Setup of run 1:
// cache
module cache(
    clk,
    proc_reset,
    proc_read,
    proc_write,
    proc_addr,
    proc_wdata,
    proc_stall,
    proc_rdata,
    mem_read,
    mem_write,
    mem_addr,
    mem_rdata,
    mem_wdata,
    mem_ready
);
Size in the first run: ~5100 cells after synthesis, roughly 1200 flip-flops, ~390 I/O pins, about 61000 sq um of cells after synthesis.
clock: 5.06 ns
lec_check: 0
cap_margin: 30
cell_pad_in_sites_detail_placement: 0
cell_pad_in_sites_global_placement: 0
core_margin: 2
core_utilization: 64
cts_cluster_diameter: 136
cts_cluster_size: 16
gpl_routability_driven: 1
place_density_lb_addon: 0.08
setup_slack_margin: 0.72
slew_margin: 20
tns_end_percent: 55
run.sh (not shown) runs the stock make flow with config.mk's settings and CLKGATE_MAP_FILE=.
Run 1 finished all stages; layout check result: FAIL, due to negative setup slack.
The inputs of run 2 differ from those of run 1 as listed below.
Settings: CORE_UTILIZATION now 16, was 64; SETUP_SLACK_MARGIN no longer set, was 0.72; CELL_PAD_IN_SITES_DETAIL_PLACEMENT no longer set, was 0; CTS_CLUSTER_DIAMETER no longer set, was 136; CELL_PAD_IN_SITES_GLOBAL_PLACEMENT no longer set, was 0; CAP_MARGIN now 20, was 30; TNS_END_PERCENT no longer set, was 55; CTS_CLUSTER_SIZE no longer set, was 16; PLACE_DENSITY now 0.5, previously not set; PLACE_DENSITY_LB_ADDON no longer set, was 0.08; GPL_ROUTABILITY_DRIVEN no longer set, was 1; the clock period (ns, I/O delays scaled along) now 14.0, was 5.06.
Findings:
Clock buffer count from CTS in run 2 is 72% higher than in run 1
Run 2 ran to completion and came out clean on the timing, design-rule and antenna checks.
The count of endpoints failing setup in the final report of run 2 falls short of that of run 1 by 9.
Of the two candidates, run 1 has the worse final critical-path setup slack and run 2 the better one.
Summary of run 2 over run 1: global-route total usage across every layer went down 33 points; proportion of power drawn by the clock network went up 9.6 points.
--- input diff run 2..run 3 ---
Settings: an added SETUP_SLACK_MARGIN of 1.17; an added CTS_CLUSTER_SIZE of 10; a change of CAP_MARGIN from 20 to 15; an added HOLD_SLACK_MARGIN of 0.29; a change of CORE_UTILIZATION from 16 to 72; an added TNS_END_PERCENT of 5; a change of PLACE_DENSITY from 0.5 to 0.39; a change of the clock period (ns, I/O delays scaled along) from 14.0 to 5.79.
Notes after the runs:
- Compared with run 2, run 3 shows final clock period utilization by the worst path higher by 8.2 points.
- Re wire length: run 3 is 38000 um down on run 2.
- Compared with run 2, run 3 shows a lower met1 wire length.
- On run 3: clock-buffer cell count is 24% lower than what run 2 gave.
- On placed instance count: between run 3 and run 2, it ends up lower for run 3.
- Run 3 against run 2: average wire length per cell after detail routing rose by about 33%; worst setup slack down 1.92 ns; power share of the clock group decreased 3.8 points; area growth from synthesis to final layout went down 3.9 points.
Changes in run 4 relative to run 3:
Settings: SETUP_SLACK_MARGIN no longer set, was 1.17; CAP_MARGIN now 20, was 15; CTS_CLUSTER_SIZE no longer set, was 10; CORE_UTILIZATION now 30, was 72; TNS_END_PERCENT no longer set, was 5; HOLD_SLACK_MARGIN no longer set, was 0.29; PLACE_DENSITY now 0.5, was 0.39; the clock period (ns, I/O delays scaled along) now 8.69, was 5.79.
### Flow results
- Summary: with run 3 as the reference, via count in run 4 moved down by more than 10%.
- Compared with run 3, run 4 ends up with a smaller final cell area.
- Cmp run 4 vs run 3: clock skew higher in run 4
- Compared with run 3, run 4 has extra setup slack.

---

== wip/indigo ==
Starting RTL as in the previous note.
clock: 6.22 ns
lec_check: 0
cap_margin: 20
core_margin: 2
core_utilization: 52
place_density: 0.5
slew_margin: 20
Relative to wip/indigo, the following input files were edited for wip/cedar:
Settings: CORE_UTILIZATION now 30, was 52; the clock period (ns, I/O delays scaled along) now 10.0, was 6.22.
==> results <==
- On wire length, the higher figure sits with wip/cedar, not wip/indigo.
- wip/indigo ended up with sky130_fd_sc_hd__clkdlybuf4s50_1 as its slowest cell on the critical path; wip/cedar ended up with sky130_fd_sc_hd__and2_1.
- Of wip/cedar and wip/indigo, the run reporting the lower core utilization was wip/cedar.
- On flip-flop and latch share of the layout cell area, wip/cedar and wip/indigo are basically level.
- | cell area after layout | wip/cedar vs wip/indigo | ≈ equal |
diff inputs: wip/cedar => wip/violet
Settings: setting GPL_TIMING_DRIVEN to 0 for the first time; setting ABC_AREA to 0 for the first time; changing CORE_UTILIZATION from 30 to 40; changing PLACE_DENSITY from 0.5 to 0.37; setting CORE_ASPECT_RATIO to 1.1 for the first time; changing CAP_MARGIN from 20 to 0; setting CTS_CLUSTER_DIAMETER to 354 for the first time; setting HOLD_SLACK_MARGIN to 0.07 for the first time; changing SLEW_MARGIN from 20 to 25; setting CELL_PAD_IN_SITES_DETAIL_PLACEMENT to 2 for the first time.
--- outcome ---
- Of wip/violet and wip/cedar, only wip/violet fails to finish with a clean layout.
- First-pass GRT wire length of wip/violet exceeds that of wip/cedar by more than a quarter.
- The lower static leakage came out of wip/cedar.
- The net load switching power of wip/violet was inferior to that of wip/cedar.
- Looking at wire length across wip/violet and wip/cedar, the one that comes out higher is wip/violet.
- Clock tree buffer count of the final layout: higher on wip/cedar
- Between wip/violet and wip/cedar, the number of iterations in the first detailed-routing pass is lower for wip/cedar.
## Diff of input files: wip/garnet against wip/violet
Settings: a change of PLACE_DENSITY from 0.37 to 0.5; a deleted CORE_ASPECT_RATIO that had been 1.1; a deleted CTS_CLUSTER_DIAMETER that had been 354; a change of SLEW_MARGIN from 25 to 20; a change of CAP_MARGIN from 0 to 20; a change of CORE_UTILIZATION from 40 to 55; a deleted ABC_AREA that had been 0; a deleted HOLD_SLACK_MARGIN that had been 0.07; a deleted CELL_PAD_IN_SITES_DETAIL_PLACEMENT that had been 2; a deleted GPL_TIMING_DRIVEN that had been 0; a change of the clock period (ns, I/O delays scaled along) from 10.0 to 9.08.
Findings:
- wip/garnet: PASS, flow complete, no timing, DRC or antenna violations
- STATUS run=wip/violet STAGES=ALL_DONE FINAL_CHECKS=FAILED CAUSE=negative setup slack
- wip/garnet reports a lower logic depth of the worst path, buffers included than wip/violet does.
- Est. power | wip/garnet vs wip/violet | wip/garnet higher
- wip/garnet vs. wip/violet: fraction of power spent switching nets went down by 3.1 points.
- Looking at normalized max-slew margin, wip/garnet sits above wip/violet.
- Vias: wip/garnet below wip/violet
- Cmp wip/garnet vs wip/violet: clock-buffer cell count lower in wip/garnet
- The higher depth of the worst register-to-register path came out of wip/violet.
- wip/garnet ends up with a worst-margin pin slew that is 0.058 ns lower than in wip/violet.
- wip/violet ended up with more cell instances than wip/garnet did.
Setup changes, wip/garnet to wip/juniper
Settings: CTS_CLUSTER_SIZE now 36, previously not set; CORE_UTILIZATION now 70, was 55; PLACE_DENSITY now 0.67, was 0.5; the clock period (ns, I/O delays scaled along) now 4.83, was 9.08.
### Flow results
wip/garnet and wip/juniper: one clean run, wip/garnet; the rest did not finish clean.
As of wip/juniper, total number of nets in the final design had risen by more than 10% compared to wip/garnet.
Area of the die in wip/juniper vs wip/garnet: down about 20%
On overall via count from detail_route, wip/juniper does worse than wip/garnet.
Input changes introduced in wip/zinc (baseline for comparison: wip/juniper):
Settings: clearing CTS_CLUSTER_SIZE, which used to be 36; clearing PLACE_DENSITY, which used to be 0.67; swapping 70 for 58 in CORE_UTILIZATION; swapping 4.83 for 6.85 in the clock period (ns, I/O delays scaled along).
## What came out
- Status for wip/juniper and wip/zinc: clean finish in wip/zinc only
- wip/juniper ran in full, but the layout does not pass; the checks complain about negative setup slack.
- [wip/zinc] transition time at the pin with the least slew margin rose 0.061 ns relative to wip/juniper
- Looking only at worst setup slack, and setting everything else aside, the lower value of wip/juniper and wip/zinc goes to wip/juniper.
- wip/juniper has higher depth of the most critical reg-to-reg path than wip/zinc.
- Compared with wip/juniper, wip/zinc shows a lower violation tally from detailed-route iteration zero.
- Compared with wip/juniper, wip/zinc ends up with a smaller final cell area.
- Total power improves in wip/zinc relative to wip/juniper.
Power is estimated from default activity; no workload was simulated.
